==> flow/design.v <==
module Cfu (
    input               cmd_valid,
    output              cmd_ready,
    input      [9:0]    cmd_payload_function_id,
    input      [31:0]   cmd_payload_inputs_0,
    input      [31:0]   cmd_payload_inputs_1,
    output reg          rsp_valid,
    input               rsp_ready,
    output reg [31:0]   rsp_payload_outputs_0,
    input               reset,
    input               clk
);
    wire signed [15:0] prod_0, prod_1, prod_2, prod_3;
    assign prod_0 = ($signed(cmd_payload_inputs_0[7:0])) * $signed(cmd_payload_inputs_1[7:0]);
    assign prod_1 = ($signed(cmd_payload_inputs_0[15:8])) * $signed(cmd_payload_inputs_1[15:8]);
    assign prod_2 = ($signed(cmd_payload_inputs_0[23:16])) * $signed(cmd_payload_inputs_1[23:16]);
    assign prod_3 = ($signed(cmd_payload_inputs_0[31:24])) * $signed(cmd_payload_inputs_1[31:24]);
    wire signed [31:0] sum_prods;
    assign sum_prods = prod_0 + prod_1 + prod_2 + prod_3;
    assign cmd_ready = ~rsp_valid;   
    always @(posedge clk) begin
        if (reset) begin
            rsp_payload_outputs_0 <= 32'b0;
            rsp_valid <= 1'b0;
        end else if (rsp_valid) begin
                rsp_valid <= ~rsp_ready;
            end else if (cmd_valid) begin
                    rsp_valid <= 1'b1;
                    rsp_payload_outputs_0 <= |cmd_payload_function_id[9:3]
                        ? 32'b0
                        : rsp_payload_outputs_0 + sum_prods;
                end
            end
endmodule
export LEC_CHECK = 0
export CAP_MARGIN = 20
export CORE_MARGIN = 2
export CORE_UTILIZATION = 72
export CTS_CLUSTER_SIZE = 40
export PLACE_DENSITY = 0.66
export SLEW_MARGIN = 20
create_clock -name core_clock -period 9.19 [get_ports {clk}]
run.sh (not shown) runs the stock make flow with config.mk's settings and CLKGATE_MAP_FILE=.
The first run died in 5_1_grt.
Rerun with:
Settings changed: CORE_UTILIZATION 72 to 59, CTS_CLUSTER_SIZE 40 to not set, PLACE_DENSITY 0.66 to not set.
Clock period 9.19 ns to 9.78 ns, I/O delays scaled along.
Effect: This time the run reached the layout checks and failed them: negative setup slack. Die size climbs by 21%. Synthesized area does not change. Synthesized cell count is unchanged.
Rerun with:
Settings changed: CORE_UTILIZATION 59 to 42, MAX_ROUTING_LAYER set to met4.
Clock period 9.78 ns to 12.0 ns, I/O delays scaled along.
With this change the flow ran to the end with no violations.
Setup slack gets better by 790 ps.
Via count decreases by 10%.
Final area shrinks by 14%.
Clock skew fell by 4.4 ps.
Synthesized cell count is unchanged.
Rerun with:
Settings changed: CORE_UTILIZATION 42 to 38, CTS_CLUSTER_DIAMETER set to 292, CTS_CLUSTER_SIZE set to 99, MAX_ROUTING_LAYER met4 to not set, PLACE_DENSITY set to 0.56.
Outcome: The new run passed the timing, design-rule and antenna checks. Synthesized cell count stays the same. Die area increases by 10%. Wire length increases by 3.2%. Register-to-register slack got worse by 50 ps. Count of clock-buffer cells in the layout decreases by 1. Setup slack got worse by 69 ps. Final cell count increases by 0.88%. Final area barely changes.
Rerun with:
Settings changed: CORE_ASPECT_RATIO set to 1.26, CORE_UTILIZATION 38 to 33, CTS_CLUSTER_DIAMETER 292 to not set, CTS_CLUSTER_SIZE 99 to not set, GPL_ROUTABILITY_DRIVEN set to 0, PLACE_DENSITY 0.56 to not set, SETUP_SLACK_MARGIN set to -1.13, SLEW_MARGIN 20 to 5, TNS_END_PERCENT set to 15.
Via count went up by about 0.8%.
Synthesized cell count stays the same.
Final area went up by about 0.8%.
Register-to-register slack gains 110 ps.
Die size went up by about 15%.
First-iteration DRC count went down by about 30%.
Clock-buffer cell count went up by 1.
Routed wire length went up by 2.0%.

---

== v24 ==
// Cfu: RTL as listed in full above, without the edits since
clock: 9.86 ns
lec_check: 0
cap_margin: 20
core_margin: 2
core_utilization: 72
cts_cluster_diameter: 27
cts_cluster_size: 80
hold_slack_margin: -0.1
place_density: 0.37
slew_margin: 20
tns_end_percent: 5
STATUS run=v24 STAGES=ALL_DONE FINAL_CHECKS=FAILED CAUSE=setup timing
### v24 -> v42
- swapping 72 for 63 in CORE_UTILIZATION
- clearing HOLD_SLACK_MARGIN, which used to be -0.1
- clearing CTS_CLUSTER_DIAMETER, which used to be 27
- clearing TNS_END_PERCENT, which used to be 5
- clearing PLACE_DENSITY, which used to be 0.37
- clearing CTS_CLUSTER_SIZE, which used to be 80
- swapping 9.86 for 9.19 in the clock period (ns, I/O delays scaled along)
==> results <==
What the final checks of v42 revealed, after a flow that finished every stage, was a layout that fails on setup timing.
Going from v24 to v42, depth of the worst register-to-register path essentially unchanged; combined buffer and inverter count along the critical path rose by 1.
Going from v24 to v42, number of gates given a new drive strength after cts climbed 240%; minimum setup slack among reg-to-reg paths went down by 0.65 ns; count of plain and timing-repair buffers in the layout went up; final worst-path setup slack dropped 0.34 ns.
## Diff of input files: v6 against v42
- CORE_UTILIZATION: 63 -> 68
- CTS_CLUSTER_SIZE: unset -> 31
- the clock period (ns, I/O delays scaled along): 9.19 -> 8.64
--- outcome ---
- [flow] v6 | stages: complete | final checks: fail | reason: setup timing
- v6 has length of routed met2 wiring above what v42 had.
- Summary of v6 over v42: global-route met2 utilization grew by 14 points; summed area of non-filler cells in the final layout lower; layout overhead on the synthesized area went down 1.1 points.
- Against v42, v6 comes in 24 lower on number of nets at the end of the flow.
- Against v42, worst hold slack in v6 came out better.
Here is what was changed in the inputs of v9 compared with v6.
- CTS_CLUSTER_SIZE: 31 -> 13
- PLACE_DENSITY_LB_ADDON: unset -> 0.25
- CORE_UTILIZATION: 68 -> 72
- the clock period (ns, I/O delays scaled along): 8.64 -> 9.19
--- outcome ---
No final results exist for v9, since it was stopped by error GRT-0232 during global routing (5_1_grt). On post-cts repair resize count: between v6 and v9, it ends up lower for v9. Last weighted congestion value of the routability-driven placer came out higher on v9 than on v6. Between v6 and v9, the row count is higher for v6. Floorplan check, v9 vs v6: die outline smaller in v9. Effective utilization at floorplan: v9 higher than v6. As far as top-level I/O count goes, v9 and v6 are indistinguishable; the numbers are identical.

---

## job 102
// Cfu: RTL as listed in full above, without the edits since
Settings: LEC_CHECK=0, CAP_MARGIN=20, CORE_MARGIN=2, CORE_UTILIZATION=72, CTS_CLUSTER_DIAMETER=27, CTS_CLUSTER_SIZE=80, HOLD_SLACK_MARGIN=-0.1, PLACE_DENSITY=0.38, SLEW_MARGIN=20, TNS_END_PERCENT=5; clock period 9.86 ns.
Ran to the end and failed final checks on setup timing: job 102.
### job 102 -> job 103
Settings: setting SETUP_SLACK_MARGIN to 1.19 for the first time; changing CTS_CLUSTER_SIZE from 80 to 37; changing CTS_CLUSTER_DIAMETER from 27 to 25; changing CORE_UTILIZATION from 72 to 71; changing HOLD_SLACK_MARGIN from -0.1 to -0.08.
Notes after the runs:
- Completing all stages was not enough for job 102: its layout failed the final checks because of setup timing.
- Job 103 completed end to end; final checks failed (setup timing).
- Going from job 102 to job 103, final worst slack shrinks by 260 ps.
- Area share of xor/xnor cells in the synthesized design came out exactly the same in job 102 and job 103.
- Taking job 102 as the reference, in job 103 number of cells upsized or downsized after cts went down by 25%, design area now sits higher.
- | number of cells on the critical path | job 103 vs job 102 | 9.7% higher |

---

Starts from the design.v that is shown in full above.
Settings: LEC_CHECK=0, CAP_MARGIN=20, CORE_MARGIN=2, CORE_UTILIZATION=72, CTS_CLUSTER_DIAMETER=388, PLACE_DENSITY=0.36, SLEW_MARGIN=20; clock period 5.45 ns.
The baseline died in 5_1_grt with GRT-0116.
Rerun with:
- CORE_UTILIZATION: 72 -> 66
- CTS_CLUSTER_DIAMETER: 388 -> 27
- PLACE_DENSITY: 0.36 -> unset
- clock period: 5.45 -> 9.96 ns (I/O delays scaled with it)
=> With this change the flow ran to the end with violations: setup timing. Die size went up by a little under a tenth. Synthesized cell count is unchanged. Synthesized area is unchanged.
Rerun with:
- CORE_UTILIZATION: 66 -> 41
- CTS_CLUSTER_DIAMETER: 27 -> unset
- clock period: 9.96 -> 11.6 ns (I/O delays scaled with it)
Now the flow finished clean.
Synthesized cell count stays the same.
Setup slack gets better by 570 ps.
Via count fell by about 15%.
Count of clock-buffer cells in the layout stays the same.
Cell area fell by 12%.
Die size rose by about 60%.
Area after synthesis is unchanged.
Rerun with:
- CORE_UTILIZATION: 41 -> 71
- CTS_CLUSTER_SIZE: unset -> 13
- PLACE_DENSITY_LB_ADDON: unset -> 0.24
- clock period: 11.6 -> 9.9 ns (I/O delays scaled with it)
After rerunning:
- Now the flow did not get past 5_1_grt with ODB-0269
- die area came out lower by 41%
- area after synthesis does not change
- synthesized cell count is unchanged

---

## v15
// Cfu: RTL as listed in full above, without the edits since
clock: 10.7 ns
lec_check: 0
cap_margin: 20
core_margin: 2
core_utilization: 72
cts_cluster_diameter: 28
cts_cluster_size: 25
gpl_routability_driven: 1
max_routing_layer: met5
min_routing_layer: met1
place_density_lb_addon: 0.24
setup_slack_margin: 1.35
slew_margin: 40
v15: GRT-0232 in 5_1_grt -> run aborted
## Diff of input files: v33 against v15
- MAX_ROUTING_LAYER removed (was met5)
- GPL_ROUTABILITY_DRIVEN removed (was 1)
- CORE_UTILIZATION changed from 72 to 40
- MIN_ROUTING_LAYER removed (was met1)
- PLACE_DENSITY_LB_ADDON removed (was 0.24)
- SLEW_MARGIN changed from 40 to 20
- CTS_CLUSTER_DIAMETER removed (was 28)
- SETUP_SLACK_MARGIN removed (was 1.35)
- CTS_CLUSTER_SIZE removed (was 25)
- the clock period (ns, I/O delays scaled along) changed from 10.7 to 12.0
Notes after the runs:
In summary, v33 completed successfully, with a layout that passed the timing, design-rule and antenna checks.
Sequential fraction of the synthesis area: v15 vs v33 — no meaningful difference
Per the comparison of v33 with v15, placed standard-cell area went down 750 sq um, die outline area now larger, number of cells after detailed placement higher, horizontal extent of the die +about 33%, effective utilization at floorplan went down 33 points.
--- input diff v33..v12 ---
- setting SETUP_SLACK_MARGIN to -0.59 for the first time
- setting TNS_END_PERCENT to 85 for the first time
- setting MAX_ROUTING_LAYER to met5 for the first time
- setting CELL_PAD_IN_SITES_DETAIL_PLACEMENT to 2 for the first time
- setting ABC_AREA to 1 for the first time
- changing CORE_UTILIZATION from 40 to 44
## What came out
Across v33 and v12, a clean result was obtained everywhere but in v12.
The lower overall routed net length came out of v33.
Going from v33 to v12, number of antenna violations at the first check in global routing rose by 14; minimum setup slack in the final design fell by 0.89 ns; number of cell instances after yosys synthesis rose by 478.
The inputs of v26 differ from those of v12 as listed below.
- an added PLACE_DENSITY of 0.88
- an added CTS_CLUSTER_DIAMETER of 292
- a deleted CELL_PAD_IN_SITES_DETAIL_PLACEMENT that had been 2
- a deleted SETUP_SLACK_MARGIN that had been -0.59
- an added CTS_CLUSTER_SIZE of 99
- a deleted ABC_AREA that had been 1
- a change of CORE_UTILIZATION from 44 to 25
- a deleted TNS_END_PERCENT that had been 85
- a deleted MAX_ROUTING_LAYER that had been met5
[summary]
v26 finished all stages; the layout is clean. Compare v26 and v12 | final non-filler cell total lower: v26. For the compound-gate portion of the synthesized area, v26 came in 3.0 points higher than v12 did. v12 → v26: met1 usage in global routing dropped 33 points; final clock period utilization by the worst path shows a reduction of 7.1 points; site row count shows an increase of 19. For synthesized cell count, dividing the value from v26 by the value from v12 gives 0.76. Cell area after placement (higher): v12. In v26 the number of fill cells in the layout turned out 1783 higher than in v12. Going from v12 to v26, combined buffer and inverter count along the critical path shrinks by 1.
## Diff of input files: v14 against v26
- PLACE_DENSITY: 0.88 -> unset
- CORE_UTILIZATION: 25 -> 65
- CORE_ASPECT_RATIO: unset -> 0.5
- CTS_CLUSTER_DIAMETER: 292 -> unset
- PLACE_DENSITY_LB_ADDON: unset -> 0.29
- CTS_CLUSTER_SIZE: 99 -> unset
==> results <==
- Between v26 and v14, the flow reports total detailed-routing wirelength decreasing by a few percent.
- Combinational share of cell area: v14 vs v26 up 2.9 points
- Number of cell rows, v14 vs v26: down by more than half
- The height of the chip number comes out lower for v14 vs v26.
#### Input delta (v18 over v14)
- an added MAX_ROUTING_LAYER of met5
- an added GPL_TIMING_DRIVEN of 1
- a deleted PLACE_DENSITY_LB_ADDON that had been 0.29
- an added MIN_ROUTING_LAYER of met1
- a change of CORE_UTILIZATION from 65 to 22
- an added CELL_PAD_IN_SITES_DETAIL_PLACEMENT of 0
- a deleted CORE_ASPECT_RATIO that had been 0.5
- an added CTS_CLUSTER_SIZE of 98
- an added HOLD_SLACK_MARGIN of 0.23
Setup WNS v14 -> v18: better. Taking v14 as the reference, in v18 post-synth tally of flip-flops with integrated enable shows no meaningful change, final critical-path required period decreased by 0.18 ns relative to the old numbers, overall routing resource usage down 20 points, core utilization fell by 48 points. Of v18 and v14, it is v18 that has the lower routing usage on met3. The required arrival time at the worst endpoint number comes out lower for v14 vs v18. Taking v14 as the reference, in v18 routed wire length climbed about 7%; portion of the layout cell area used by non-clock buffers barely changed. As far as synthesized cell count is concerned, v18 and v14 perform about the same.
